[flow/design.v]
module alu(clk,src0,src1,shamt,func,dst,dst_EX_DM,ov,zr,neg);
localparam ADD	= 3'b000;
localparam SUB 	= 3'b001;
localparam AND	= 3'b010;
localparam NOR	= 3'b011; 
localparam SLL	= 3'b100;
localparam SRL	= 3'b101;
localparam SRA	= 3'b110;
localparam LHB  = 3'b111;
localparam ADDi 	= 4'b0000;
localparam ADDZi 	= 4'b0001;
localparam SUBi 	= 4'b0010;
localparam ANDi		= 4'b0011;
localparam NORi		= 4'b0100;
localparam SLLi		= 4'b0101;
localparam SRLi		= 4'b0110;
localparam SRAi		= 4'b0111;
localparam LWi		= 4'b1000;
localparam SWi		= 4'b1001;
localparam LHBi		= 4'b1010;
localparam LLBi		= 4'b1011;
localparam BRi		= 4'b1100;
localparam JALi		= 4'b1101;
localparam JRi		= 4'b1110;
localparam HLTi		= 4'b1111;
localparam RF2SRC0 	= 2'b00;
localparam IMM_BR2SRC0 = 2'b01;			 
localparam IMM_JMP2SRC0 = 2'b10;		 
localparam IMM2SRC0 = 2'b11;			 
localparam RF2SRC1	= 2'b00;
localparam IMM2SRC1 = 2'b01;			 
localparam NPC2SRC1 = 2'b10;			 
input clk;
input [15:0] src0,src1;
input [2:0] func;			 
input [3:0] shamt;			 
output [15:0] dst;			 
output reg [15:0] dst_EX_DM;
output ov,zr,neg;
wire [15:0] sum;		 
wire [15:0] sum_sat;	 
wire [15:0] src0_2s_cmp;
wire cin;
wire sat_neg,sat_pos;
wire shft_in;
wire [15:0] shft_l1,shft_l2,shft_l4,shft_l;		 
wire [15:0] shft_r1,shft_r2,shft_r4,shft_r;		 
assign src0_2s_cmp = (func==SUB) ? ~src0 : src0;	 
assign cin = (func==SUB) ? 1 : 0;					 
assign sum = src1 + src0_2s_cmp + cin;
assign sat_neg = (src1[15] && src0_2s_cmp[15] && ~sum[15]) ? 1 : 0;
assign sat_pos = (~src1[15] && !src0_2s_cmp[15] && sum[15]) ? 1 : 0;
assign sum_sat = (sat_pos) ? 16'h7fff :
                 (sat_neg) ? 16'h8000 :
				 sum;
assign ov = sat_pos | sat_neg;
assign shft_l1 = (shamt[0]) ? {src1[14:0],1'b0} : src1;
assign shft_l2 = (shamt[1]) ? {shft_l1[13:0],2'b00} : shft_l1;
assign shft_l4 = (shamt[2]) ? {shft_l2[11:0],4'h0} : shft_l2;
assign shft_l = (shamt[3]) ? {shft_l4[7:0],8'h00} : shft_l4;
assign shft_in = (func==SRA) ? src1[15] : 0;
assign shft_r1 = (shamt[0]) ? {shft_in,src1[15:1]} : src1;
assign shft_r2 = (shamt[1]) ? {{2{shft_in}},shft_r1[15:2]} : shft_r1;
assign shft_r4 = (shamt[2]) ? {{4{shft_in}},shft_r2[15:4]} : shft_r2;
assign shft_r = (shamt[3]) ? {{8{shft_in}},shft_r4[15:8]} : shft_r4;
assign dst = (func==AND) ? src1 & src0 :
			 (func==NOR) ? ~(src1 | src0) :
			 (func==SLL) ? shft_l :
			 ((func==SRL) || (func==SRA)) ? shft_r :
			 (func==LHB) ? {src1[7:0],src0[7:0]} : sum_sat;	 
assign zr = ~|dst;
assign neg = dst[15];
always @(posedge clk)
  dst_EX_DM <= dst;
endmodule
module br_bool(clk,rst_n,clk_z_ID_EX,clk_nv_ID_EX,br_instr_ID_EX,
               jmp_imm_ID_EX,jmp_reg_ID_EX,cc_ID_EX,zr,ov,neg,
			   zr_EX_DM,flow_change_ID_EX);
input clk,rst_n;
input clk_z_ID_EX;			 
input clk_nv_ID_EX;			 
input br_instr_ID_EX;		 
input jmp_imm_ID_EX;		 
input jmp_reg_ID_EX;		 
input [2:0] cc_ID_EX;		 
input zr,ov,neg;			 
output reg flow_change_ID_EX;		 
output reg zr_EX_DM;				 
reg neg_EX_DM,ov_EX_DM;
always @(posedge clk, negedge rst_n)
  if (!rst_n)
    zr_EX_DM  <= 0;
  else if (clk_z_ID_EX) 
    zr_EX_DM  <= zr;
always @(posedge clk, negedge rst_n)
  if (!rst_n)
    begin
      ov_EX_DM  <= 0;
	  neg_EX_DM <= 0;
	end
  else if (clk_nv_ID_EX)
    begin
      ov_EX_DM  <= ov;
	  neg_EX_DM <= neg;
	end
always @* begin
  flow_change_ID_EX = jmp_imm_ID_EX | jmp_reg_ID_EX;	 
  if (br_instr_ID_EX)
    case (cc_ID_EX)
	  3'b000 : flow_change_ID_EX = ~zr_EX_DM;
	  3'b001 : flow_change_ID_EX = zr_EX_DM;
	  3'b010 : flow_change_ID_EX = ~zr_EX_DM & ~neg_EX_DM;
	  3'b011 : flow_change_ID_EX = neg_EX_DM;
	  3'b100 : flow_change_ID_EX = zr_EX_DM | (~zr_EX_DM & ~neg_EX_DM);
	  3'b101 : flow_change_ID_EX = neg_EX_DM | zr_EX_DM;
	  3'b110 : flow_change_ID_EX = ov_EX_DM;
	  3'b111 : flow_change_ID_EX = 1;
	endcase
end
endmodule
module dst_mux(clk,dm_re_EX_DM,dm_rd_data_EX_DM,pc_EX_DM,dst_EX_DM,rf_w_data_DM_WB,jmp_imm_EX_DM);
input clk;
input dm_re_EX_DM;
input jmp_imm_EX_DM;
input [15:0] dm_rd_data_EX_DM;		 
input [15:0] pc_EX_DM;				 
input [15:0] dst_EX_DM;				 
output reg[15:0] rf_w_data_DM_WB;		 
always @(posedge clk)
  if (dm_re_EX_DM)
    rf_w_data_DM_WB <= dm_rd_data_EX_DM;
  else if (jmp_imm_EX_DM)
    rf_w_data_DM_WB <= pc_EX_DM;
  else
    rf_w_data_DM_WB <= dst_EX_DM;
endmodule
module src_mux(clk,stall_ID_EX,stall_EX_DM,src0sel_ID_EX,src1sel_ID_EX,p0,p1,
               imm_ID_EX,pc_ID_EX,p0_EX_DM,src0,src1,dst_EX_DM,dst_DM_WB,
			   byp0_EX,byp0_DM,byp1_EX,byp1_DM);
input clk;
input stall_ID_EX,stall_EX_DM;					 
input [1:0] src0sel_ID_EX,src1sel_ID_EX;		 
input [15:0] p0;					 
input [15:0] p1;					 
input [15:0] pc_ID_EX;				 
input [11:0] imm_ID_EX;				 
input [15:0] dst_EX_DM;				 
input [15:0] dst_DM_WB;				 
input byp0_EX,byp1_EX;				 
input byp0_DM,byp1_DM;				 
output reg [15:0] p0_EX_DM;			 
output [15:0] src0,src1;			 
reg [15:0] p0_ID_EX,p1_ID_EX;		 
wire[15:0] RF_p0,RF_p1;				 
localparam ADD	= 3'b000;
localparam SUB 	= 3'b001;
localparam AND	= 3'b010;
localparam NOR	= 3'b011; 
localparam SLL	= 3'b100;
localparam SRL	= 3'b101;
localparam SRA	= 3'b110;
localparam LHB  = 3'b111;
localparam ADDi 	= 4'b0000;
localparam ADDZi 	= 4'b0001;
localparam SUBi 	= 4'b0010;
localparam ANDi		= 4'b0011;
localparam NORi		= 4'b0100;
localparam SLLi		= 4'b0101;
localparam SRLi		= 4'b0110;
localparam SRAi		= 4'b0111;
localparam LWi		= 4'b1000;
localparam SWi		= 4'b1001;
localparam LHBi		= 4'b1010;
localparam LLBi		= 4'b1011;
localparam BRi		= 4'b1100;
localparam JALi		= 4'b1101;
localparam JRi		= 4'b1110;
localparam HLTi		= 4'b1111;
localparam RF2SRC0 	= 2'b00;
localparam IMM_BR2SRC0 = 2'b01;			 
localparam IMM_JMP2SRC0 = 2'b10;		 
localparam IMM2SRC0 = 2'b11;			 
localparam RF2SRC1	= 2'b00;
localparam IMM2SRC1 = 2'b01;			 
localparam NPC2SRC1 = 2'b10;			 
always @(posedge clk)
  if (!stall_ID_EX)
    begin
	  p0_ID_EX <= p0;
	  p1_ID_EX <= p1;
	end
assign RF_p0 = (byp0_EX) ? dst_EX_DM :		 
               (byp0_DM) ? dst_DM_WB :
			   p0_ID_EX;
assign RF_p1 = (byp1_EX) ? dst_EX_DM :		 
               (byp1_DM) ? dst_DM_WB :
			   p1_ID_EX;	
always @(posedge clk)
  if (!stall_EX_DM)
	p0_EX_DM <= RF_p0;
assign src0 = (src0sel_ID_EX == RF2SRC0) ? RF_p0 : 
              (src0sel_ID_EX == IMM_BR2SRC0) ? {{7{imm_ID_EX[8]}},imm_ID_EX[8:0]} :		 
			  (src0sel_ID_EX == IMM_JMP2SRC0) ? {{4{imm_ID_EX[11]}},imm_ID_EX[11:0]} :	 
              {{12{imm_ID_EX[3]}},imm_ID_EX[3:0]};		 
assign src1 = (src1sel_ID_EX == RF2SRC1) ? RF_p1 : 
              (src1sel_ID_EX == NPC2SRC1) ? pc_ID_EX :	 
			  {{8{imm_ID_EX[7]}},imm_ID_EX[7:0]};			 
endmodule
module pc(clk,rst_n,stall_IM_ID,dst_ID_EX,
          pc,pc_ID_EX,flow_change_ID_EX,pc_EX_DM);
input clk,rst_n;
input flow_change_ID_EX;			 
input stall_IM_ID;					 
input [15:0] dst_ID_EX;				 
output [15:0] pc;					 
output reg [15:0] pc_ID_EX;			 
output reg [15:0] pc_EX_DM;			 
reg [15:0] pc,pc_IM_ID;
wire [15:0] nxt_pc;
assign nxt_pc = pc + 1;
always @(posedge clk, negedge rst_n)
  if (!rst_n)
    pc <= 16'h0000;
  else if (!stall_IM_ID)	 
    if (flow_change_ID_EX)
      pc <= dst_ID_EX;
    else
	  pc <= nxt_pc;
always @(posedge clk)
  if (!stall_IM_ID)
    pc_IM_ID <= nxt_pc;		 
always @(posedge clk)
  pc_ID_EX <= pc_IM_ID;	 
always @(posedge clk)
  pc_EX_DM <= pc_ID_EX;	 
endmodule
module id(clk,rst_n,instr,zr_EX_DM,br_instr_ID_EX,jmp_imm_ID_EX,jmp_reg_ID_EX,
          jmp_imm_EX_DM,rf_re0,rf_re1,
          rf_we_DM_WB,rf_p0_addr,rf_p1_addr,rf_dst_addr_DM_WB,alu_func_ID_EX,src0sel_ID_EX,
		  src1sel_ID_EX,dm_re_EX_DM,dm_we_EX_DM,clk_z_ID_EX,clk_nv_ID_EX,instr_ID_EX,
		  cc_ID_EX, stall_IM_ID,stall_ID_EX,stall_EX_DM,hlt_DM_WB,byp0_EX,byp0_DM,
		  byp1_EX,byp1_DM,flow_change_ID_EX);
input clk,rst_n;
input [15:0] instr;					 
input zr_EX_DM;						 
input flow_change_ID_EX;
output reg jmp_imm_ID_EX;
output reg jmp_reg_ID_EX;
output reg br_instr_ID_EX;			 
output reg jmp_imm_EX_DM;			 
output reg rf_re0;					 
output reg rf_re1;					 
output reg rf_we_DM_WB;				 
output reg [3:0] rf_p0_addr;		 
output reg [3:0] rf_p1_addr;		 
output reg [3:0] rf_dst_addr_DM_WB;	 
output reg [2:0] alu_func_ID_EX;	 
output reg [1:0] src0sel_ID_EX;		 
output reg [1:0] src1sel_ID_EX;		 
output reg dm_re_EX_DM;				 
output reg dm_we_EX_DM;				 
output reg clk_z_ID_EX;				 
output reg clk_nv_ID_EX;			 
output [11:0] instr_ID_EX;			 
output [2:0] cc_ID_EX;				 
output stall_IM_ID;					 
output stall_ID_EX;					 
output stall_EX_DM;					 
output reg hlt_DM_WB;				 
output reg byp0_EX,byp0_DM;			 
output reg byp1_EX,byp1_DM;			 
reg br_instr;
reg jmp_imm;
reg jmp_reg;
reg rf_we;
reg hlt;
reg [3:0] rf_dst_addr;
reg [2:0] alu_func;
reg [1:0] src0sel,src1sel;
reg dm_re;
reg dm_we;
reg clk_z;
reg clk_nv;
reg cond_ex;
reg [15:0] instr_IM_ID;			 
reg	rf_we_ID_EX,rf_we_EX_DM;
reg [3:0] rf_dst_addr_ID_EX,rf_dst_addr_EX_DM;
reg	dm_re_ID_EX;
reg	dm_we_ID_EX;
reg hlt_ID_EX,hlt_EX_DM;
reg [11:0] instr_ID_EX;		 
reg flow_change_EX_DM;		 
reg cond_ex_ID_EX;			 
wire load_use_hazard,flush;
localparam ADD	= 3'b000;
localparam SUB 	= 3'b001;
localparam AND	= 3'b010;
localparam NOR	= 3'b011; 
localparam SLL	= 3'b100;
localparam SRL	= 3'b101;
localparam SRA	= 3'b110;
localparam LHB  = 3'b111;
localparam ADDi 	= 4'b0000;
localparam ADDZi 	= 4'b0001;
localparam SUBi 	= 4'b0010;
localparam ANDi		= 4'b0011;
localparam NORi		= 4'b0100;
localparam SLLi		= 4'b0101;
localparam SRLi		= 4'b0110;
localparam SRAi		= 4'b0111;
localparam LWi		= 4'b1000;
localparam SWi		= 4'b1001;
localparam LHBi		= 4'b1010;
localparam LLBi		= 4'b1011;
localparam BRi		= 4'b1100;
localparam JALi		= 4'b1101;
localparam JRi		= 4'b1110;
localparam HLTi		= 4'b1111;
localparam RF2SRC0 	= 2'b00;
localparam IMM_BR2SRC0 = 2'b01;			 
localparam IMM_JMP2SRC0 = 2'b10;		 
localparam IMM2SRC0 = 2'b11;			 
localparam RF2SRC1	= 2'b00;
localparam IMM2SRC1 = 2'b01;			 
localparam NPC2SRC1 = 2'b10;			 
always @(posedge clk, negedge rst_n)
  if (!rst_n)
    instr_IM_ID <= 16'hb000;			 
  else if (!stall_IM_ID)
    instr_IM_ID <= instr;				 
always @(posedge clk)
  if (!stall_ID_EX)
    begin
	  br_instr_ID_EX 	<= br_instr & !load_use_hazard & !flush;
	  jmp_imm_ID_EX   	<= jmp_imm & !load_use_hazard & !flush;
	  jmp_reg_ID_EX   	<= jmp_reg & !load_use_hazard & !flush;
	  rf_we_ID_EX     	<= rf_we & !load_use_hazard & !flush;
	  rf_dst_addr_ID_EX	<= rf_dst_addr;
	  alu_func_ID_EX    <= alu_func;
	  src0sel_ID_EX		<= src0sel;
	  src1sel_ID_EX		<= src1sel;
	  dm_re_ID_EX       <= dm_re & !load_use_hazard & !flush;
	  dm_we_ID_EX       <= dm_we & !load_use_hazard & !flush;
	  clk_z_ID_EX		<= clk_z & !load_use_hazard & !flush;
	  clk_nv_ID_EX		<= clk_nv & !load_use_hazard & !flush;
	  instr_ID_EX		<= instr_IM_ID[11:0];
	  cond_ex_ID_EX 	<= cond_ex;
	end
always @(posedge clk)
  if (!stall_EX_DM)
    begin
	  rf_we_EX_DM		<= rf_we_ID_EX & (!(cond_ex_ID_EX & !zr_EX_DM));	 
	  rf_dst_addr_EX_DM <= rf_dst_addr_ID_EX;
      dm_re_EX_DM		<= dm_re_ID_EX;
	  dm_we_EX_DM		<= dm_we_ID_EX;
	  jmp_imm_EX_DM 	<= jmp_imm_ID_EX;
	end
always @(posedge clk) begin
  rf_we_DM_WB 		<= rf_we_EX_DM;
  rf_dst_addr_DM_WB <= rf_dst_addr_EX_DM;
end
always @(posedge clk, negedge rst_n)
  if (!rst_n) 
    begin
	  byp0_EX <= 1'b0;
	  byp0_DM <= 1'b0;
	  byp1_EX <= 1'b0;
	  byp1_DM <= 1'b0;
	end
  else
    begin
	  byp0_EX <= (rf_dst_addr_ID_EX==rf_p0_addr) ? (rf_we_ID_EX & !(cond_ex_ID_EX & !zr_EX_DM) & |rf_p0_addr) : 1'b0;
	  byp0_DM <= (rf_dst_addr_EX_DM==rf_p0_addr) ? (rf_we_EX_DM & |rf_p0_addr) : 1'b0;
	  byp1_EX <= (rf_dst_addr_ID_EX==rf_p1_addr) ? (rf_we_ID_EX & !(cond_ex_ID_EX & !zr_EX_DM) & |rf_p1_addr) : 1'b0;
	  byp1_DM <= (rf_dst_addr_EX_DM==rf_p1_addr) ? (rf_we_EX_DM & |rf_p1_addr) : 1'b0;
	end
always @(posedge clk, negedge rst_n)
  if (!rst_n)
    begin
	  hlt_ID_EX <= 1'b0;
	  hlt_EX_DM <= 1'b0;
	  hlt_DM_WB <= 1'b0;
    end
  else
    begin
	  hlt_ID_EX <= hlt & !flush | hlt_ID_EX;	 
	  hlt_EX_DM <= hlt_ID_EX;
	  hlt_DM_WB <= hlt_EX_DM;
	end
always @(posedge clk, negedge rst_n)
  if (!rst_n)
    flow_change_EX_DM <= 1'b0;
  else if(!stall_EX_DM)
    flow_change_EX_DM <= flow_change_ID_EX;
assign flush = flow_change_ID_EX | flow_change_EX_DM | hlt_ID_EX | hlt_EX_DM;
assign load_use_hazard = (((rf_dst_addr_ID_EX==rf_p0_addr) && rf_re0) || 
                          ((rf_dst_addr_ID_EX==rf_p1_addr) && rf_re1)) ? dm_re_ID_EX : 1'b0;
assign stall_IM_ID = hlt_ID_EX | load_use_hazard;
assign stall_ID_EX = 1'b0;  
assign stall_EX_DM = 1'b0;  
assign cc_ID_EX = instr_ID_EX[11:9];
always @* begin
  br_instr = 0;
  jmp_imm = 0;
  jmp_reg = 0;
  rf_re0 = 0;
  rf_re1 = 0;
  rf_we = 0;
  rf_p0_addr = instr_IM_ID[3:0];
  rf_p1_addr = instr_IM_ID[7:4];
  rf_dst_addr = instr_IM_ID[11:8];
  alu_func = ADD;
  src0sel = RF2SRC0;
  src1sel = RF2SRC1;
  dm_re = 0;
  dm_we = 0;
  clk_z = 0;
  clk_nv = 0;
  hlt = 0;
  cond_ex = 0;
  case (instr_IM_ID[15:12])
    ADDi : begin
	  rf_re0 = 1;
	  rf_re1 = 1;
	  rf_we = 1;
      clk_z = 1;
      clk_nv = 1;
	end
	ADDZi : begin
	  rf_re0 = 1;
	  rf_re1 = 1;
	  rf_we = 1;	 
      clk_z = 1;
      clk_nv = 1;
	  cond_ex = 1;	 
	end
	SUBi : begin
	  rf_re0 = 1;
	  rf_re1 = 1;
	  rf_we = 1;
      alu_func = SUB;	
      clk_z = 1;
      clk_nv = 1;	  
	end
	ANDi : begin
	  rf_re0 = 1;
	  rf_re1 = 1;
	  rf_we = 1;
      alu_func = AND;
	  clk_z = 1;
	end
	NORi : begin
	  rf_re0 = 1;
	  rf_re1 = 1;
	  rf_we = 1;
      alu_func = NOR;
	  clk_z = 1;
	end	
	SLLi : begin
	  rf_re1 = 1;
	  rf_we = 1;
      alu_func = SLL;
	  clk_z = 1;
	end	
	SRLi : begin
	  rf_re1 = 1;
	  rf_we = 1;
      alu_func = SRL;
	  clk_z = 1;
	end	
	SRAi : begin
	  rf_re1 = 1;
	  rf_we = 1;
      alu_func = SRA;
	  clk_z = 1;
	end
	LWi : begin
	  src0sel = IMM2SRC0;		 
	  rf_re1 = 1;
	  rf_we = 1;
	  dm_re = 1;
	end
	SWi : begin
	  src0sel = IMM2SRC0;					 
	  rf_re1 = 1;							 
	  rf_re0 = 1;							 
	  rf_p0_addr = instr_IM_ID[11:8];		 
	  dm_we = 1;
	end
	LHBi : begin
	  rf_re0 = 1;
	  rf_p0_addr = instr_IM_ID[11:8];		 
	  src1sel = IMM2SRC1;					 
	  rf_we = 1;
	  alu_func = LHB;
	end
	LLBi : begin
	  rf_re0 = 1;					 
	  rf_p0_addr = 4'h0;			 
	  src1sel = IMM2SRC1;			 
	  rf_we = 1;
	end
    BRi : begin
	  src0sel = IMM_BR2SRC0;		 
	  src1sel = NPC2SRC1;			 
	  br_instr = 1;
	end
	JALi : begin
	  src0sel = IMM_JMP2SRC0;		 
	  src1sel = NPC2SRC1;			 
	  rf_we = 1;
	  rf_dst_addr = 4'hF;			 
	  jmp_imm = 1;
	end
	JRi : begin
	  rf_re0 = 1;					 
	  rf_p0_addr = 4'h0;
	  rf_re1 = 1;					 
	  jmp_reg = 1;
	end
	HLTi : begin
	  hlt = 1;
	end
  endcase
end
endmodule
module rf(clk,p0_addr,p1_addr,p0,p1,re0,re1,dst_addr,dst,we);
input clk;
input [3:0] p0_addr, p1_addr;			 
input re0,re1;							 
input [3:0] dst_addr;					 
input [15:0] dst;						 
input we;								 
output [15:0] p0,p1;  					 
reg [15:0] mem[0:15];					 
always @(posedge clk)
  if (we)
    mem[dst_addr] <= dst;
assign p0 = (p0_addr == 4'h0) ? 16'b0 : ((we && (p0_addr == dst_addr)) ? dst : mem[p0_addr]);
assign p1 = (p1_addr == 4'h0) ? 16'b0 : ((we && (p1_addr == dst_addr)) ? dst : mem[p1_addr]);
endmodule
module cpu(clk,rst_n, iaddr, instr, wdata, we, addr, re, rdata, hlt);
input clk,rst_n;
input [15:0] instr;				 
input [15:0] rdata; 			 
output we, re; 
output [15:0] iaddr;			 
output [15:0] addr; 
output [15:0] wdata; 
output hlt;						 
wire [11:0] instr_ID_EX;		 
wire [15:0] src0,src1;			 
wire [15:0] dst_EX_DM;			 
wire [15:0] dst_ID_EX;			 
wire [15:0] pc_ID_EX;			 
wire [15:0] pc_EX_DM;			 
wire [15:0] rf_w_data_DM_WB;	 
wire [15:0] p0,p1;				 
wire [3:0] rf_p0_addr;			 
wire [3:0] rf_p1_addr;			 
wire [3:0] rf_dst_addr_DM_WB;	 
wire [2:0] alu_func_ID_EX;		 
wire [1:0] src0sel_ID_EX;		 
wire [1:0] src1sel_ID_EX;		 
wire [2:0] cc_ID_EX;			 
wire [15:0] p0_EX_DM;			 
wire stall_IM_ID,stall_ID_EX,stall_EX_DM;
wire flow_change_ID_EX,zr_EX_DM,br_instr_ID_EX,jmp_imm_ID_EX,jmp_reg_ID_EX,jmp_imm_EX_DM;
wire rf_re0,rf_re1,rf_we_DM_WB,dm_re_EX_DM,dm_we_EX_DM,clk_z_ID_EX,clk_nv_ID_EX;
wire hlt_DM_WB,byp0_EX,byp0_DM,byp1_EX,byp1_DM;
wire ov,zr,neg;
pc iPC(.clk(clk), .rst_n(rst_n), .stall_IM_ID(stall_IM_ID), .pc(iaddr), .dst_ID_EX(dst_ID_EX),
       .pc_ID_EX(pc_ID_EX), .pc_EX_DM(pc_EX_DM), .flow_change_ID_EX(flow_change_ID_EX));
id	iID(.clk(clk), .rst_n(rst_n), .instr(instr), .zr_EX_DM(zr_EX_DM), .br_instr_ID_EX(br_instr_ID_EX),
        .jmp_imm_ID_EX(jmp_imm_ID_EX), .jmp_reg_ID_EX(jmp_reg_ID_EX), .jmp_imm_EX_DM(jmp_imm_EX_DM), .rf_re0(rf_re0),
		.rf_re1(rf_re1), .rf_we_DM_WB(rf_we_DM_WB), .rf_p0_addr(rf_p0_addr), .rf_p1_addr(rf_p1_addr),
		.rf_dst_addr_DM_WB(rf_dst_addr_DM_WB), .alu_func_ID_EX(alu_func_ID_EX),
		.src0sel_ID_EX(src0sel_ID_EX), .src1sel_ID_EX(src1sel_ID_EX), .dm_re_EX_DM(dm_re_EX_DM),
		.dm_we_EX_DM(dm_we_EX_DM), .clk_z_ID_EX(clk_z_ID_EX), .clk_nv_ID_EX(clk_nv_ID_EX),
		.instr_ID_EX(instr_ID_EX), .cc_ID_EX(cc_ID_EX), .stall_IM_ID(stall_IM_ID),
		.stall_ID_EX(stall_ID_EX), .stall_EX_DM(stall_EX_DM), .hlt_DM_WB(hlt_DM_WB),
		.byp0_EX(byp0_EX), .byp0_DM(byp0_DM), .byp1_EX(byp1_EX), .byp1_DM(byp1_DM),
		.flow_change_ID_EX(flow_change_ID_EX));
rf iRF(.clk(clk), .p0_addr(rf_p0_addr), .p1_addr(rf_p1_addr), .p0(p0), .p1(p1),
       .re0(rf_re0), .re1(rf_re1), .dst_addr(rf_dst_addr_DM_WB), .dst(rf_w_data_DM_WB),
 	   .we(rf_we_DM_WB));
src_mux ISRCMUX(.clk(clk), .stall_ID_EX(stall_ID_EX), .stall_EX_DM(stall_EX_DM),
                .src0sel_ID_EX(src0sel_ID_EX), .src1sel_ID_EX(src1sel_ID_EX), .p0(p0), .p1(p1),
                .imm_ID_EX(instr_ID_EX), .pc_ID_EX(pc_ID_EX), .p0_EX_DM(p0_EX_DM),
				.src0(src0), .src1(src1), .dst_EX_DM(dst_EX_DM), .dst_DM_WB(rf_w_data_DM_WB),
			    .byp0_EX(byp0_EX), .byp0_DM(byp0_DM), .byp1_EX(byp1_EX), .byp1_DM(byp1_DM));
alu iALU(.clk(clk), .src0(src0), .src1(src1), .shamt(instr_ID_EX[3:0]), .func(alu_func_ID_EX),
         .dst(dst_ID_EX), .dst_EX_DM(dst_EX_DM), .ov(ov), .zr(zr), .neg(neg));
dst_mux iDSTMUX(.clk(clk), .dm_re_EX_DM(dm_re_EX_DM), .dm_rd_data_EX_DM(rdata),
                .dst_EX_DM(dst_EX_DM), .pc_EX_DM(pc_EX_DM), .rf_w_data_DM_WB(rf_w_data_DM_WB),
				.jmp_imm_EX_DM(jmp_imm_EX_DM));
br_bool iBRL(.clk(clk), .rst_n(rst_n), .clk_z_ID_EX(clk_z_ID_EX), .clk_nv_ID_EX(clk_nv_ID_EX),
             .br_instr_ID_EX(br_instr_ID_EX), .jmp_imm_ID_EX(jmp_imm_ID_EX),
			 .jmp_reg_ID_EX(jmp_reg_ID_EX), .cc_ID_EX(cc_ID_EX), .zr(zr), .ov(ov),
			 .zr_EX_DM(zr_EX_DM), .neg(neg), .flow_change_ID_EX(flow_change_ID_EX));	
assign wdata = p0_EX_DM; 
assign addr = dst_EX_DM; 
assign re = dm_re_EX_DM;
assign we = dm_we_EX_DM; 
assign hlt = hlt_DM_WB;
endmodule
[flow/run.sh]
#!/bin/bash
# the make line also repeats each setting of config.mk as NAME=value (left out here)
make -C /OpenROAD-flow-scripts/flow DESIGN_CONFIG=/design/flow/config.mk WORK_HOME=/design/flow/orfs CLKGATE_MAP_FILE= finish
[flow/config.mk]
export PLATFORM = sky130hd
export DESIGN_NAME = cpu
export DESIGN_NICKNAME = cpu
export VERILOG_FILES = /design/flow/design.v
export SDC_FILE = /design/flow/constraint.sdc
export NUM_CORES = 4
export LEC_CHECK = 0
export ABC_AREA = 1
export CAP_MARGIN = 20
export CELL_PAD_IN_SITES_DETAIL_PLACEMENT = 0
export CELL_PAD_IN_SITES_GLOBAL_PLACEMENT = 0
export CORE_MARGIN = 2
export CORE_UTILIZATION = 72
export CTS_CLUSTER_DIAMETER = 298
export CTS_CLUSTER_SIZE = 35
export GPL_ROUTABILITY_DRIVEN = 1
export PLACE_DENSITY_LB_ADDON = 0.2
export SETUP_SLACK_MARGIN = 0.37
export SLEW_MARGIN = 15
export TNS_END_PERCENT = 100
[flow/constraint.sdc]
create_clock -name core_clock -period 3.3 [get_ports {clk}]
set_input_delay 0.6600 -clock core_clock [delete_from_list [all_inputs] [get_ports {clk}]]
set_output_delay 0.6600 -clock core_clock [all_outputs]
set_load 0.01 [all_outputs]
==> CHANGELOG.md, run 1 <==
## Implementation

* Run status: stopped before the end
* Exit stage: 5_1_grt
* Log Error: [ERROR GRT-0232] Routing congestion too high. Check the congestion heatmap in the GUI.
* Dpl hpwl at ~55000 um
* Main synth FF type: edfxtp_1
* I/O pin cnt at 85
* I/O Buffers at 84
* Syn Inst Count at 2839
* Post-synth regs at 477
* # Cells Yosys at 2839
* Fa+ha+maj area frac at 0.00977
* Placeable Area at around 33000 um^2
* Post-synth area hogs: edfxtp_1 34%, dfxtp_1 14%, o21ai_0 8.5%, nand2_1 8.2%, a21oi_1 4.6%
* Pre-Place Util at 0.732
* Complex Gates by Area at 0.216
* Yosys xor share at 0.0173
* Synthesis area per yosys at 23800 um^2
* Synth Warn # at 7
* Num CTS Buffers at 17
* Clock root buffer: clkbuf_16
* Simple-Gate Area Share at 0.156
* Chip height at between 150 and 200 um
* Cell accounting for the most synthesized area: edfxtp_1
* Dpl cells at around 3500
* Flip-flops with a built-in enable at ~270
* Top cells by count: 523 x nand2_1, 405 x o21ai_0, 276 x inv_1
* Register share after synthesis at 0.524
* Synth Area per Inst at 8.39 um^2
* Post-Syn Area at 23800 um^2
* Top logic family: AND-OR/OR-AND gates
* Clk buf depth at 3
* Num rows at roughly 66
* Post-synth mux share at 0.000420
* Clock sink total at 477
* Cell area after placement at about 27000 um^2
* Distinct cell type count after synthesis at around 60
* Yosys top cell area share at 0.343
* Die width at 186 um
* Syn Nets at slightly below 3000
* DP Worst Slack at -686 ps
* Hold_buf cts at 0
* Gpl congestion at 1.06
* Total Routing Usage GR at 0.778
* Total gr overflow at 86
* DIE AREA at 34600 um^2
* Synth top cell by count: nand2_1
* Asr flop ratio synth at 0.0901
* H-Tree Depth at 1
through the flow:
| stage | util |
|---|---|
| 2_1_floorplan | - |
| 3_3_place_gp | 0.822 |
| 3_5_place_dp | 0.822 |
| 4_1_cts | 0.865 |
metal layers:
layer	track usage	overflow
met5	0.326	0
met4	0.729	37
met3	0.660	8
met2	0.917	40
met1	0.796	1
timing repair:
action | in CTS
setup buffers | 50
pin swaps | 60
endpoints found under the setup margin | 90
gates resized | 114
gates cloned | 8
==> inputs of run 2 (changes only) <==
- ABC_AREA: 1 -> default
- CAP_MARGIN: 20 -> 5
- CELL_PAD_IN_SITES_DETAIL_PLACEMENT: 0 -> default
- CELL_PAD_IN_SITES_GLOBAL_PLACEMENT: 0 -> default
- CORE_UTILIZATION: 72 -> 70
- CTS_CLUSTER_DIAMETER: 298 -> default
- CTS_CLUSTER_SIZE: 35 -> 32
- GPL_ROUTABILITY_DRIVEN: 1 -> default
- PLACE_DENSITY: default -> 0.64
- PLACE_DENSITY_LB_ADDON: 0.2 -> default
- SETUP_SLACK_MARGIN: 0.37 -> 1.15
- SLEW_MARGIN: 15 -> 20
- TNS_END_PERCENT: 100 -> default
- clock period: 3.3 -> 4.22 ns (I/O delays scaled with it)
==> run 2 against run 1 <==
  * Die size grew 7.6%
  * Synthesized cell count decreased by 18%
  * Synthesized area up 4.7%
  * The flow again stops in 5_1_grt
==> CHANGELOG.md, run 2 <==
## Implementation

* Yosys top cell area share at 0.327 (was 0.343)
* Die width at 193 um (was 186 um)
* Complex Gates by Area at 0.139 (was 0.216)
* Total Routing Usage GR at 0.976
* Flip-flops with a built-in enable at 272 (unchanged)
* Register share after synthesis at 0.500 (was 0.524)
* Synth Warn # at 7 (unchanged)
* Clock sink total at 477 (unchanged)
* Top cells by count: 426 x nand2_1, 272 x edfxtp_1, 162 x dfxtp_1 (was 523 x nand2_1, 405 x o21ai_0, 276 x inv_1)
* Post-Syn Area at 25000 um^2 (was 23800 um^2)
* Num CTS Buffers at 48 (was 17)
* Total gr overflow at 1659
* Num rows at 69 (was 66)
* Clock root buffer: clkbuf_16 (unchanged)
* Placeable Area at 35300 um^2 (was 32500 um^2)
* Run status: stopped before the end (unchanged)
* Post-synth mux share at 0.140 (was 0.000420)
* Gpl congestion at 1.12 (was 1.06)
* Chip height at 193 um (was 186 um)
* Distinct cell type count after synthesis at 85 (was 61)
* Top logic family: simple AND/OR/NAND/NOR gates (was AND-OR/OR-AND gates)
* Asr flop ratio synth at 0.0901 (unchanged)
* I/O pin cnt at 85 (unchanged)
* DIE AREA at 37200 um^2 (was 34600 um^2)
* Simple-Gate Area Share at 0.157 (was 0.156)
* Synthesis area per yosys at 25000 um^2 (was 23800 um^2)
* I/O Buffers at 84 (unchanged)
* Post-synth regs at 477 (unchanged)
* Dpl hpwl at 63100 um (was 55300 um)
* Yosys xor share at 0.0221 (was 0.0173)
* Synth Area per Inst at 10.7 um^2 (was 8.39 um^2)
* Log Error: [ERROR GRT-0232] Routing congestion too high. Check the congestion heatmap in the GUI. (unchanged)
* Exit stage: 5_1_grt (unchanged)
* Synth top cell by count: nand2_1 (unchanged)
* H-Tree Depth at 2 (was 1)
* Post-synth area hogs: edfxtp_1 33%, dfxtp_1 13%, mux4_2 8.8%, nand2_1 6.4%, dfrtp_1 4.0% (was edfxtp_1 34%, dfxtp_1 14%, o21ai_0 8.5%, nand2_1 8.2%, a21oi_1 4.6%)
* Main synth FF type: edfxtp_1 (unchanged)
* Cell area after placement at 28200 um^2 (was 26700 um^2)
* # Cells Yosys at 2339 (was 2839)
* Cell accounting for the most synthesized area: edfxtp_1 (unchanged)
* Pre-Place Util at 0.707 (was 0.732)
* Clk buf depth at 3 (unchanged)
* Syn Inst Count at 2339 (was 2839)
* Syn Nets at 2391 (was 2891)
* Fa+ha+maj area frac at 0.00932 (was 0.00977)
run 2: layer usage:
| layer | overflow | global-route usage |
|---|---|---|
| met3 | 86 | 0.861 |
| met2 | 1015 | 1.11 |
| met1 | 70 | 0.931 |
| met5 | 23 | 0.709 |
| met4 | 465 | 1.05 |
run 2: timing repair:
action | in CTS
buffers inserted | 52
pin swaps | 63
cloned | 7
hold buffers | 0
resized | 219
endpoints found under the setup margin | 101
run 2: through the flow:
| step | worst slack, ps | instances | utilization | setup TNS, ps |
|---|---|---|---|---|
| after detailed placement | -726 | 2982 | 0.799 | -11620 |
| after CTS | -59.7 | 3131 | 0.889 | -113 |
| after global placement | -626 | 2982 | 0.799 | -9270 |
| after floorplan | 115 | 2339 | - | 0 |
==> inputs of run 3 (changes only) <==
- ABC_AREA: default -> 1
- CAP_MARGIN: 5 -> 20
- CORE_UTILIZATION: 70 -> 72
- CTS_CLUSTER_DIAMETER: default -> 371
- CTS_CLUSTER_SIZE: 32 -> 100
- PLACE_DENSITY: 0.64 -> default
- SETUP_SLACK_MARGIN: 1.15 -> default
- TNS_END_PERCENT: default -> 10
- clock period: 4.22 -> 1.87 ns (I/O delays scaled with it)
==> run 3 against run 2 <==
  * The flow again stops in 5_1_grt
  * Synthesized area is 4.5% lower
  * Die size is 7.0% lower
  * Synthesized cell count is 21% higher
==> CHANGELOG.md, run 3 <==
## Implementation

* DIE AREA at 34600 um^2 (was 37200 um^2)
* Run status: stopped before the end (unchanged)
* Die width at 186 um (was 193 um)
* Yosys xor share at 0.0173 (was 0.0221)
* Gpl congestion at 1.22 (was 1.12)
* Post-synth mux share at 0.000420 (was 0.140)
* Clock root buffer: clkbuf_16 (unchanged)
* I/O Buffers at 84 (unchanged)
* Main synth FF type: edfxtp_1 (unchanged)
* Simple-Gate Area Share at 0.156 (was 0.157)
* Num CTS Buffers at 8 (was 48)
* Top cells by count: 523 x nand2_1, 405 x o21ai_0, 276 x inv_1 (was 426 x nand2_1, 272 x edfxtp_1, 162 x dfxtp_1)
* Exit stage: 5_1_grt (unchanged)
* Post-synth area hogs: edfxtp_1 34%, dfxtp_1 14%, o21ai_0 8.5%, nand2_1 8.2%, a21oi_1 4.6% (was edfxtp_1 33%, dfxtp_1 13%, mux4_2 8.8%, nand2_1 6.4%, dfrtp_1 4.0%)
* Complex Gates by Area at 0.216 (was 0.139)
* Synth top cell by count: nand2_1 (unchanged)
* Pre-Place Util at 0.732 (was 0.707)
* Synth Area per Inst at 8.39 um^2 (was 10.7 um^2)
* Cell area after placement at 28400 um^2 (was 28200 um^2)
* Distinct cell type count after synthesis at 61 (was 85)
* Placeable Area at 32500 um^2 (was 35300 um^2)
* Top logic family: AND-OR/OR-AND gates (was simple AND/OR/NAND/NOR gates)
* Cell accounting for the most synthesized area: edfxtp_1 (unchanged)
* Log Error: [ERROR GRT-0232] Routing congestion too high. Check the congestion heatmap in the GUI. (unchanged)
* Post-synth regs at 477 (unchanged)
* Synthesis area per yosys at 23800 um^2 (was 25000 um^2)
* Fa+ha+maj area frac at 0.00977 (was 0.00932)
* Synth Warn # at 7 (unchanged)
* Dpl hpwl at 58900 um (was 63100 um)
* Syn Inst Count at 2839 (was 2339)
* I/O pin cnt at 85 (unchanged)
* Total Routing Usage GR at 0.742
* Chip height at 186 um (was 193 um)
* # Cells Yosys at 2839 (was 2339)
* H-Tree Depth at 1 (was 2)
* Num rows at 66 (was 69)
* Yosys top cell area share at 0.343 (was 0.327)
* Clock sink total at 477 (unchanged)
* Asr flop ratio synth at 0.0901 (unchanged)
* Flip-flops with a built-in enable at 272 (unchanged)
* Clk buf depth at 3 (unchanged)
* Total gr overflow at between 60 and 70
* Syn Nets at 2891 (was 2391)
* Post-Syn Area at 23800 um^2 (was 25000 um^2)
* Register share after synthesis at 0.524 (was 0.500)
[run 3: timing repair]
action	4_1_cts
pin swaps	27
endpoints found under the setup margin	168
endpoints found under the hold margin	19
resized	267
setup buffers	70
gates cloned	3
hold buffers	1
[run 3: through the flow]
step	worst slack [ps]	setup TNS, ps	std cells
after floorplan	-1670	-93290	2839
after global placement	-1860	-102710	3643
after detailed placement	-1990	-116720	3643
after CTS	-1880	-110500	3729
[run 3: routing by layer]
metal,track usage,overflow
met2,0.900,28
met4,0.701,31
met5,0.378,0
met1,0.766,0
met3,0.573,2
==> inputs of run 4 (changes only) <==
- CORE_UTILIZATION: 72 -> 67
- PLACE_DENSITY: default -> 0.43
- SETUP_SLACK_MARGIN: default -> -0.13
- SLEW_MARGIN: 20 -> 0
- TNS_END_PERCENT: 10 -> default
- clock period: 1.87 -> 1.57 ns (I/O delays scaled with it)
==> run 4 against run 3 <==
  * The run again fails in 5_1_grt
  * Synthesized area stayed put
  * Die size increased by 7.3%
  * Synthesized cell count unchanged
==> CHANGELOG.md, run 4 <==
## Implementation

* Run status: stopped before the end (unchanged)
* Exit stage: 5_1_grt (unchanged)
* Log Error: [ERROR GRT-0116] Global routing finished with congestion. Check the congestion regions in the DRC Viewer. (was [ERROR GRT-0232] Routing congestion too high. Check the congestion heatmap in the GUI.)
* Clock root buffer: clkbuf_16 (unchanged)
* I/O pin cnt at 85 (unchanged)
* Yosys xor share at 0.0173 (unchanged)
* Yosys top cell area share at 0.343 (unchanged)
* Syn Nets at 2891 (unchanged)
* Register share after synthesis at 0.524 (unchanged)
* Syn Inst Count at 2839 (unchanged)
* Post-synth mux share at 0.000420 (unchanged)
* H-Tree Depth at 1 (unchanged)
* Flip-flops with a built-in enable at 272 (unchanged)
* Cell area after placement at 29200 um^2 (was 28400 um^2)
* Post-Syn Area at 23800 um^2 (unchanged)
* Clk buf depth at 3 (unchanged)
* Placeable Area at 35300 um^2 (was 32500 um^2)
* DIE AREA at 37100 um^2 (was 34600 um^2)
* Pre-Place Util at 0.675 (was 0.732)
* I/O Buffers at 84 (unchanged)
* Fa+ha+maj area frac at 0.00977 (unchanged)
* # Cells Yosys at 2839 (unchanged)
* Complex Gates by Area at 0.216 (unchanged)
* Gpl congestion at 1.08 (was 1.22)
* Total Routing Usage GR at 0.732
* Dpl hpwl at 65000 um (was 58900 um)
* Asr flop ratio synth at 0.0901 (unchanged)
* Distinct cell type count after synthesis at 61 (unchanged)
* Post-synth area hogs: edfxtp_1 34%, dfxtp_1 14%, o21ai_0 8.5%, nand2_1 8.2%, a21oi_1 4.6% (unchanged)
* Synth Warn # at 7 (unchanged)
* Synthesis area per yosys at 23800 um^2 (unchanged)
* Simple-Gate Area Share at 0.156 (unchanged)
* Post-synth regs at 477 (unchanged)
* Total gr overflow at approximately 45
* Chip height at 193 um (was 186 um)
* Num CTS Buffers at 8 (unchanged)
* Top logic family: AND-OR/OR-AND gates (unchanged)
* Synth top cell by count: nand2_1 (unchanged)
* Clock sink total at 477 (unchanged)
* Top cells by count: 523 x nand2_1, 405 x o21ai_0, 276 x inv_1 (unchanged)
* Main synth FF type: edfxtp_1 (unchanged)
* Num rows at 69 (was 66)
* Synth Area per Inst at 8.39 um^2 (unchanged)
* Cell accounting for the most synthesized area: edfxtp_1 (unchanged)
* Die width at 193 um (was 186 um)
-- run 4: what timing repair did --
item	in CTS
setup endpoints to repair	170
buffers inserted	122
hold buffers	1
cloned	20
pin swaps	78
gates resized	356
endpoints found under the hold margin	43
-- run 4: per-layer routing --
| metal | GRT usage | overflow |
|---|---|---|
| met4 | 0.677 | 19 |
| met5 | 0.264 | 0 |
| met3 | 0.562 | 2 |
| met1 | 0.759 | 1 |
| met2 | 0.903 | 23 |
-- run 4: metrics by stage --
step	instances	setup slack, ps	utilization
2_1_floorplan	2839	-1970	-
3_3_place_gp	3722	-2250	0.826
3_5_place_dp	3722	-2440	0.826
4_1_cts	3871	-2110	0.904
==> inputs of run 5 (changes only) <==
- CORE_ASPECT_RATIO: default -> 0.53
- CORE_UTILIZATION: 67 -> 17
- CTS_CLUSTER_DIAMETER: 371 -> 35
- CTS_CLUSTER_SIZE: 100 -> 91
- GPL_ROUTABILITY_DRIVEN: default -> 0
- GPL_TIMING_DRIVEN: default -> 0
- MAX_ROUTING_LAYER: default -> met4
- MIN_ROUTING_LAYER: default -> met2
- PLACE_DENSITY: 0.43 -> default
- SETUP_SLACK_MARGIN: -0.13 -> -0.27
- SLEW_MARGIN: 0 -> 20
- TNS_END_PERCENT: default -> 25
- clock period: 1.57 -> 6.2 ns (I/O delays scaled with it)
==> run 5 against run 4 <==
  * The flow again stops in 5_1_grt
  * Die size went up to 3.9 times the previous value
  * Synthesized area unchanged
  * Synthesized cell count unchanged
==> CHANGELOG.md, run 5 <==
## Implementation

* Post-CTS setup buffer count at 0 (was 122)
* Post-synth area hogs: edfxtp_1 34%, dfxtp_1 14%, o21ai_0 8.5%, nand2_1 8.2%, a21oi_1 4.6% (unchanged)
* Synthesis area per yosys at 23800 um^2 (unchanged)
* Register share after synthesis at 0.524 (unchanged)
* Post-CTS Resized at 0 (was 356)
* Yosys top cell area share at 0.343 (unchanged)
* Chip height at 277 um (was 193 um)
* Clock sink total at 477 (unchanged)
* I/O pin cnt at 85 (unchanged)
* Asr flop ratio synth at 0.0901 (unchanged)
* Top logic family: AND-OR/OR-AND gates (unchanged)
* Complex Gates by Area at 0.216 (unchanged)
* Dpl cells at 4798 (was 3722)
* Synth Warn # at 7 (unchanged)
* Run status: stopped before the end (unchanged)
* Main synth FF type: edfxtp_1 (unchanged)
* Fa+ha+maj area frac at 0.00977 (unchanged)
* Yosys xor share at 0.0173 (unchanged)
* Cell accounting for the most synthesized area: edfxtp_1 (unchanged)
* Syn Nets at 2891 (unchanged)
* Die width at 518 um (was 193 um)
* Hold_buf cts at 0 (was 1)
* DIE AREA at 143000 um^2 (was 37100 um^2)
* Total Routing Usage GR at 0.425
* Post-synth regs at 477 (unchanged)
* Exit stage: 5_1_grt (unchanged)
* Top cells by count: 523 x nand2_1, 405 x o21ai_0, 276 x inv_1 (unchanged)
* Syn Inst Count at 2839 (unchanged)
* I/O Buffers at 84 (unchanged)
* Flip-flops with a built-in enable at 272 (unchanged)
* Total gr overflow at ~40
* Clk buf depth at 3 (unchanged)
* Post-Syn Area at 23800 um^2 (unchanged)
* Num rows at 99 (was 69)
* Log Error: [ERROR GRT-0116] Global routing finished with congestion. Check the congestion regions in the DRC Viewer. (unchanged)
* Distinct cell type count after synthesis at 61 (unchanged)
* Pre-Place Util at 0.172 (was 0.675)
* Synth Area per Inst at 8.39 um^2 (unchanged)
* Dpl hpwl at 90400 um (was 65000 um)
* Clock root buffer: clkbuf_16 (unchanged)
* # Cells Yosys at 2839 (unchanged)
* H-Tree Depth at 2 (was 1)
* Num CTS Buffers at 39 (was 8)
* Simple-Gate Area Share at 0.156 (unchanged)
* Synth top cell by count: nand2_1 (unchanged)
* Placeable Area at 138000 um^2 (was 35300 um^2)
* Post-synth mux share at 0.000420 (unchanged)
run 5: through the flow:
step                      cell area, um^2  setup WS, ps
after floorplan                     23800          2320
after global placement              27000           787
after detailed placement            27200           677
after CTS                           28700           636
run 5: metal layers:
layer | global-route usage | GRT overflow
met5 | - | -
met4 | 0.273 | 2
met3 | 0.524 | 36
met2 | 0.419 | 2
met1 | - | -
==> inputs of run 6 (changes only) <==
- ABC_AREA: 1 -> default
- CAP_MARGIN: 20 -> 5
- CELL_PAD_IN_SITES_GLOBAL_PLACEMENT: default -> 3
- CORE_ASPECT_RATIO: 0.53 -> default
- CORE_UTILIZATION: 17 -> 29
- CTS_CLUSTER_DIAMETER: 35 -> default
- CTS_CLUSTER_SIZE: 91 -> default
- GPL_ROUTABILITY_DRIVEN: 0 -> default
- GPL_TIMING_DRIVEN: 0 -> 1
- MAX_ROUTING_LAYER: met4 -> default
- MIN_ROUTING_LAYER: met2 -> default
- PLACE_DENSITY: default -> 0.6
- SETUP_SLACK_MARGIN: -0.27 -> 0.88
- SLEW_MARGIN: 20 -> 25
- TNS_END_PERCENT: 25 -> default
- clock period: 6.2 -> 9.44 ns (I/O delays scaled with it)
==> run 6 against run 5 <==
  * The run now finishes clean
  * Synthesized area is 4.7% higher
  * Synthesized cell count decreased by 18%
  * Die size is 38% lower
==> CHANGELOG.md, run 6 <==
### Physical design

* Pin count of the biggest net entering global routing at 69
* Slowest stage delay, CP at 960 ps
* Setup TNS at 0 ps
* Initial antenna violation count at 2
* Wire length on met1 at just over 50000 um
* Met2 routed WL at 45400 um
* Final #Nets at 2412
* Hold Fails Final Rpt at 0
* Hold endpoint: iID.dm_we_EX_DM
* Max_slew headroom at 0.260
* # DRC at 0
* Distinct cell type count after synthesis at 85 (was 61)
* Worst Clk Skew at about 24 ps
* Crit Reg-Reg Startpoint: iID.byp1_EX
* Cell accounting for the most synthesized area: edfxtp_1 (unchanged)
* Crit path DAT at 6890 ps
* Met3 wire length at 5560 um
* Fin crit period at 6370 ps
* Placeable Area at 85300 um^2 (was 138000 um^2)
* FF-to-FF End: iBRL.zr_EX_DM
* Fin crit share at 0.674
* Hold Path Class: reg -> reg
* RSZ-0062 raised after global routing: no
* Data required time of the critical path at between 9000 and 10000 ps
* Most used cell, CP: a211oi_1
* Worst R2R Setup Slack at 3070 ps
* Asr flop ratio synth at 0.0901 (unchanged)
* Worst Setup End Kind: flip-flop
* Post-Syn Area at 25000 um^2 (was 23800 um^2)
* Chip height at 297 um (was 277 um)
* DIE AREA at 88400 um^2 (was 143000 um^2)
* Syn Nets at 2391 (was 2891)
* Num CTS Buffers at 57 (was 39)
* Post-synth area hogs: edfxtp_1 33%, dfxtp_1 13%, mux4_2 8.8%, nand2_1 6.4%, dfrtp_1 4.0% (was edfxtp_1 34%, dfxtp_1 14%, o21ai_0 8.5%, nand2_1 8.2%, a21oi_1 4.6%)
* Slew Viols, Final at 0
* Yosys xor share at 0.0221 (was 0.0173)
* Routed WL per cell at 29.3 um
* Achievable Freq at 157 MHz
* First-pass GRT wire length at approximately 150000 um
* # setup viols final at 0
* Max Cap Viol at 0
* Post-synth mux share at 0.140 (was 0.000420)
* Syn Inst Count at 2339 (was 2839)
* Clock-pin slew on the worst setup and hold paths at 60 ps
* Flip-flops with a built-in enable at 272 (unchanged)
* # Cells Yosys at 2339 (was 2839)
* Clock insertion delay at the later pin of the skew report at 640 ps
* Worst Reg2Reg Path Length in Cells at 15
* Synth top cell by count: nand2_1 (unchanged)
* Main synth FF type: edfxtp_1 (unchanged)
* Top cells by count: 426 x nand2_1, 272 x edfxtp_1, 162 x dfxtp_1 (was 523 x nand2_1, 405 x o21ai_0, 276 x inv_1)
* Antenna Violating Nets Remaining at 0
* CP startpoint kind: flip-flop
* Hold_buf cts at 0 (unchanged)
* Post-synth regs at 477 (unchanged)
* Synthesis-to-finish area growth at 16.5%
* N_diodes at 0
* Clock sink total at 477 (unchanged)
* Synth Warn # at 7 (unchanged)
* I/O Buffers at 84 (unchanged)
* Hold path depth at 0
* Post-CTS setup buffer count at 0 (unchanged)
* Hold slack at 332 ps
* Filler cells at around 8600
* Complex Gates by Area at 0.139 (was 0.216)
* Synth Area per Inst at 10.7 um^2 (was 8.39 um^2)
* Die width at 297 um (was 518 um)
* Gpl congestion at 0.898
* Yosys top cell area share at 0.327 (was 0.343)
* CTS tree: done
* I/O pin cnt at 85 (unchanged)
* Synthesis area per yosys at 25000 um^2 (was 23800 um^2)
* Vias/cell at 5.54
* Slowest CP cell: dfrtp_1
* Total gr overflow at 0
* H-Tree Depth at 2 (unchanged)
* Worst-margin pin slew at 1110 ps
* Setup CP Type: reg -> reg
* Dpl hpwl at 71400 um (was 90400 um)
* Critical path depth at 15
* Top logic family: simple AND/OR/NAND/NOR gates (was AND-OR/OR-AND gates)
* Run status: complete, no violations (was stopped before the end)
* Top routing layer in use: met4
* Vias in the first global route at 19300
* Peak fanout along the critical path at 31
* Vias post-DR at 19700
* Clk buf depth at 3 (unchanged)
* Pre-Place Util at 0.293 (was 0.172)
* Tally of OpenROAD warnings at 27
* Num rows at 107 (was 99)
* Total Routing Usage GR at 0.230
* CP Buf/Inv Count at 2
* Clock root buffer: clkbuf_16 (unchanged)
* Fa+ha+maj area frac at 0.00932 (was 0.00977)
* Hold wc startpoint: iID.dm_we_ID_EX
* Critical path launch point: iID.byp1_EX
* Total wire length at between 100000 and 150000 um
* Cell Chain, Critical Path: inv_2 -> a211oi_1 -> a21o_1 -> inv_1 -> ha_1 -> a21oi_1 -> o21ai_0 -> a211oi_1 -> mux2_2 -> or4_1 -> a311oi_1 -> o22ai_1 -> nor4_1 -> nand4b_1 -> o41ai_2
* Simple-Gate Area Share at 0.157 (was 0.156)
* 1st-iter DRT viols at 1700
* Post-CTS Resized at 0 (unchanged)
* Register share after synthesis at 0.500 (was 0.524)
* Worst Setup EP: iBRL.zr_EX_DM
* Top Family by Delay on Critical Path: AND-OR/OR-AND gates
* Detailed Routing Iterations Pass 1 at 8
==> run 6: cell type report <==
class / instances / area (um^2) / area share
clock buffers: 88 / 1720 / 0.0591
flip-flops and latches: 477 / 12500 / 0.430
clock inverters: 20 / 211 / 0.00727
multi-input cells: 1654 / 11900 / 0.408
well taps: 1144 / 1430 / 0.0492
inverters: 37 / 139 / 0.00478
repair buffers: 133 / 1200 / 0.0414
==> run 6: stage by stage <==
stage               area [um^2]  worst slack, ps   util  cells
floorplan                 25000             4630      -   2339
global placement          27100             3240  0.318   3445
detailed placement        27100             3210  0.318   3445
CTS                       29100             3170  0.341   3553
global route              29100             2790  0.341   3553
finish                    29100             3070  0.341   3553
==> run 6: metal layers <==
metal,up-vias,GRT usage
met1,10100,0.348
met4,0,0.0474
met5,-,0
met3,112,0.0321
met2,645,0.348
li1,8858,-
==> inputs of run 7 (changes only) <==
- CAP_MARGIN: 5 -> 20
- CELL_PAD_IN_SITES_GLOBAL_PLACEMENT: 3 -> default
- CORE_UTILIZATION: 29 -> 72
- CTS_CLUSTER_DIAMETER: default -> 65
- CTS_CLUSTER_SIZE: default -> 40
- GPL_TIMING_DRIVEN: 1 -> default
- PLACE_DENSITY: 0.6 -> default
- PLACE_DENSITY_LB_ADDON: default -> 0.22
- SETUP_SLACK_MARGIN: 0.88 -> -0.31
- SLEW_MARGIN: 25 -> 20
- clock period: 9.44 -> 3.48 ns (I/O delays scaled with it)
==> run 7 against run 6 <==
  * Die size shrank 59%
  * The flow now stops in 5_1_grt
  * Synthesized area unchanged
  * Synthesized cell count unchanged
==> CHANGELOG.md, run 7 <==
## Implementation

* Run status: stopped before the end (was complete, no violations)
* Exit stage: 5_1_grt
* Log Error: [ERROR GRT-0116] Global routing finished with congestion. Check the congestion regions in the DRC Viewer.
* Post-synth regs at 477 (unchanged)
* DP Worst Slack at -1060 ps (was 3210 ps)
* Complex Gates by Area at 0.139 (unchanged)
* Main synth FF type: edfxtp_1 (unchanged)
* I/O pin cnt at 85 (unchanged)
* Num rows at 68 (was 107)
* Yosys top cell area share at 0.327 (unchanged)
* # Cells Yosys at 2339 (unchanged)
* Register share after synthesis at 0.500 (unchanged)
* Total Routing Usage GR at 0.679
* Pre-Place Util at 0.726 (was 0.293)
* DIE AREA at 36200 um^2 (was 88400 um^2)
* Die width at 190 um (was 297 um)
* Total gr overflow at 7
* I/O Buffers at 84 (unchanged)
* Gpl congestion at 1.38 (was 0.898)
* Top logic family: simple AND/OR/NAND/NOR gates (unchanged)
* Cell accounting for the most synthesized area: edfxtp_1 (unchanged)
* Top cells by count: 426 x nand2_1, 272 x edfxtp_1, 162 x dfxtp_1 (unchanged)
* Cell area after placement at 28900 um^2 (was 27100 um^2)
* Synth Area per Inst at 10.7 um^2 (unchanged)
* Synth Warn # at 7 (unchanged)
* Synth top cell by count: nand2_1 (unchanged)
* Dpl hpwl at 63200 um (was 71400 um)
* H-Tree Depth at 1 (was 2)
* Flip-flops with a built-in enable at 272 (unchanged)
* Synthesis area per yosys at 25000 um^2 (unchanged)
* Yosys xor share at 0.0221 (unchanged)
* Post-Syn Area at 25000 um^2 (unchanged)
* Syn Inst Count at 2339 (unchanged)
* Hold_buf cts at 0 (unchanged)
* Clock root buffer: clkbuf_16 (unchanged)
* Fa+ha+maj area frac at 0.00932 (unchanged)
* Asr flop ratio synth at 0.0901 (unchanged)
* Post-synth area hogs: edfxtp_1 33%, dfxtp_1 13%, mux4_2 8.8%, nand2_1 6.4%, dfrtp_1 4.0% (unchanged)
* Placeable Area at 34400 um^2 (was 85300 um^2)
* Syn Nets at 2391 (unchanged)
* Num CTS Buffers at 30 (was 57)
* Clock sink total at 477 (unchanged)
* Chip height at 190 um (was 297 um)
* Simple-Gate Area Share at 0.157 (unchanged)
* Clk buf depth at 3 (unchanged)
* Distinct cell type count after synthesis at 85 (unchanged)
* Post-synth mux share at 0.140 (unchanged)
==> run 7: layer usage <==
layer  overflow  global-route usage
met5          0               0.320
met4          5               0.583
met3          1               0.512
met2          1               0.844
met1          0               0.718
==> run 7: through the flow <==
step | cells | setup TNS, ps
3_5_place_dp | 3080 | -22140
2_1_floorplan | 2339 | -9380
3_3_place_gp | 3080 | -15410
4_1_cts | 3153 | -20410
==> run 7: timing repair <==
action | CTS
pin swaps | 39
buffers inserted | 19
resized | 102
setup endpoints to repair | 35
cloned | 0
==> inputs of run 8 (changes only) <==
- ABC_AREA: default -> 1
- CORE_ASPECT_RATIO: default -> 1.33
- CORE_UTILIZATION: 72 -> 62
- CTS_CLUSTER_DIAMETER: 65 -> default
- CTS_CLUSTER_SIZE: 40 -> default
- PLACE_DENSITY_LB_ADDON: 0.22 -> default
- SETUP_SLACK_MARGIN: -0.31 -> default
- clock period: 3.48 -> 3.31 ns (I/O delays scaled with it)
==> run 8 against run 7 <==
  * Now fails the layout checks on setup timing
  * Synthesized cell count increased by 21%
  * Synthesized area down 4.5%
  * Die size increased by 11%
==> CHANGELOG.md, run 8 <==
### Physical design

* Total gr overflow at 0
* Total Routing Usage GR at 0.446
* # Cells Yosys at 2839 (was 2339)
* Clock sink total at 477 (unchanged)
* Main synth FF type: edfxtp_1 (unchanged)
* Most used cell, CP: nand2_1
* Critical path launch point: iDSTMUX.rf_w_data_DM_WB[12]
* RSZ-0062 raised after global routing: yes
* Num CTS Buffers at 45 (was 30)
* Worst Clk Skew at 19.5 ps
* Vias in the first global route at roughly 23000
* Dpl cells at 3541 (was 3080)
* Gpl congestion at 1.05 (was 1.38)
* Vias post-DR at about 23000
* Worst R2R Setup Slack at -730 ps
* Achievable Freq at between 200 and 250 MHz
* Top Family by Delay on Critical Path: simple AND/OR/NAND/NOR gates
* Post-synth mux share at 0.000420 (was 0.140)
* Top cells by count: 523 x nand2_1, 405 x o21ai_0, 276 x inv_1 (was 426 x nand2_1, 272 x edfxtp_1, 162 x dfxtp_1)
* 1st-iter DRT viols at 4024
* Placeable Area at 37800 um^2 (was 34400 um^2)
* Fin area at just under 30000 um^2
* Post-synth regs at 477 (unchanged)
* N_diodes at 0
* Register share after synthesis at 0.524 (was 0.500)
* # DRC at 0
* H-Tree Depth at 2 (was 1)
* Yosys top cell area share at 0.343 (was 0.327)
* Yosys xor share at 0.0173 (was 0.0221)
* FF+latch area at 12500 um^2
* Chip height at 230 um (was 190 um)
* Top logic family: AND-OR/OR-AND gates (was simple AND/OR/NAND/NOR gates)
* Comb area at around 9900 um^2
* CP Buf/Inv Count at 7
* Synth Warn # at 7 (unchanged)
* Crit path DAT at 4490 ps
* Cell accounting for the most synthesized area: edfxtp_1 (unchanged)
* Hold endpoint: iPC.pc_ID_EX[14]
* Tally of OpenROAD warnings at 36
* Dpl hpwl at 60900 um (was 63200 um)
* Hold wc startpoint: iPC.pc_IM_ID[14]
* First-pass GRT wire length at 135000 um
* Asr flop ratio synth at 0.0901 (unchanged)
* Setup CP Type: reg -> reg
* Antenna Violating Nets Remaining at 0
* Worst Setup End Kind: flip-flop
* Cell area after placement at 27000 um^2 (was 28900 um^2)
* I/O pin cnt at 85 (unchanged)
* Synthesis-to-finish area growth at 22.5%
* Distinct cell type count after synthesis at 61 (was 85)
* Setup TNS at -18300 ps
* DP Worst Slack at -767 ps (was -1060 ps)
* Pre-Place Util at 0.631 (was 0.726)
* Total wire length at 90600 um
* Peak fanout along the critical path at 6
* Slowest CP cell: dfxtp_1
* Fa+ha+maj area frac at 0.00977 (was 0.00932)
* Synth top cell by count: nand2_1 (unchanged)
* Final #Nets at 3164
* Pin count of the biggest net entering global routing at ~110
* Synth Area per Inst at 8.39 um^2 (was 10.7 um^2)
* Critical path depth at 26
* Crit Reg-Reg Startpoint: iDSTMUX.rf_w_data_DM_WB[12]
* Clock insertion delay at the later pin of the skew report at 580 ps
* Num rows at 82 (was 68)
* CTS tree: done
* # setup viols final at 34
* Slowest stage delay, CP at around 600 ps
* Run status: failed layout checks (was stopped before the end)
* Post-Syn Area at 23800 um^2 (was 25000 um^2)
* Detailed Routing Iterations Pass 1 at 6
* Hold path depth at 0
* Slew Viols, Final at 0
* Data required time of the critical path at between 3000 and 4000 ps
* Max_slew headroom at 0.287
* Clk buf depth at 3 (unchanged)
* Clock root buffer: clkbuf_16 (unchanged)
* Initial antenna violation count at 2
* Routed WL per cell at 24.8 um
* FF-to-FF End: iPC.pc[1]
* Hold Path Class: reg -> reg
* Post-synth area hogs: edfxtp_1 34%, dfxtp_1 14%, o21ai_0 8.5%, nand2_1 8.2%, a21oi_1 4.6% (was edfxtp_1 33%, dfxtp_1 13%, mux4_2 8.8%, nand2_1 6.4%, dfrtp_1 4.0%)
* Fin crit share at 1.22
* Filler cells at 2545
* Clock-pin slew on the worst setup and hold paths at 70 ps
* Fin crit period at about 4000 ps
* Worst Setup EP: iPC.pc[1]
* Finished Core Util at 0.773
* Vias/cell at 6.43
* Die width at 174 um (was 190 um)
* Synthesis area per yosys at 23800 um^2 (was 25000 um^2)
* I/O Buffers at 84 (unchanged)
* DIE AREA at 40000 um^2 (was 36200 um^2)
* Syn Nets at 2891 (was 2391)
* Max Cap Viol at 0
* CP startpoint kind: flip-flop
* Simple-Gate Area Share at 0.156 (was 0.157)
* Syn Inst Count at 2839 (was 2339)
* Hold Fails Final Rpt at 0
* Final WS setup at -734 ps
* Worst-margin pin slew at 1070 ps
* SO Viols: setup timing
* Worst Reg2Reg Path Length in Cells at 26
* Flip-flops with a built-in enable at 272 (unchanged)
* Final cell count without fillers at 3652
* Complex Gates by Area at 0.216 (was 0.139)
## run 8: final cells by class
type	count	share of cell area
Clock buffer	62	0.0443
Sequential cell	477	0.428
Clock inverter	21	0.00943
Timing Repair inverter	2	0.000472
Inverter	294	0.0386
Multi-Input combinational cell	1889	0.340
Tap cell	504	0.0216
Timing Repair Buffer	403	0.118
## run 8: per-stage QoR
stage	hold WS [ps]
after detailed placement	326
after CTS	345
after global routing	348
final	340
after global placement	313
after floorplan	310
## run 8: timing repair
| action | 4_1_cts | 5_1_grt |
|---|---|---|
| pin swaps | 17 | 18 |
| endpoints found under the setup margin | 34 | 80 |
| gates cloned | 2 | 0 |
| endpoints found under the hold margin | 10 | 0 |
| hold buffers | 1 | 0 |
| gates resized | 96 | 34 |
| buffers inserted | 16 | 9 |
## run 8: metal layers
metal | track usage | share of wire | wire (um)
met4 | 0.348 | 0.097 | 8820
met5 | 0 | 0.00032 | 29
met1 | 0.518 | 0.33 | 29800
met3 | 0.0883 | 0.11 | 10100
met2 | 0.725 | 0.46 | 41900
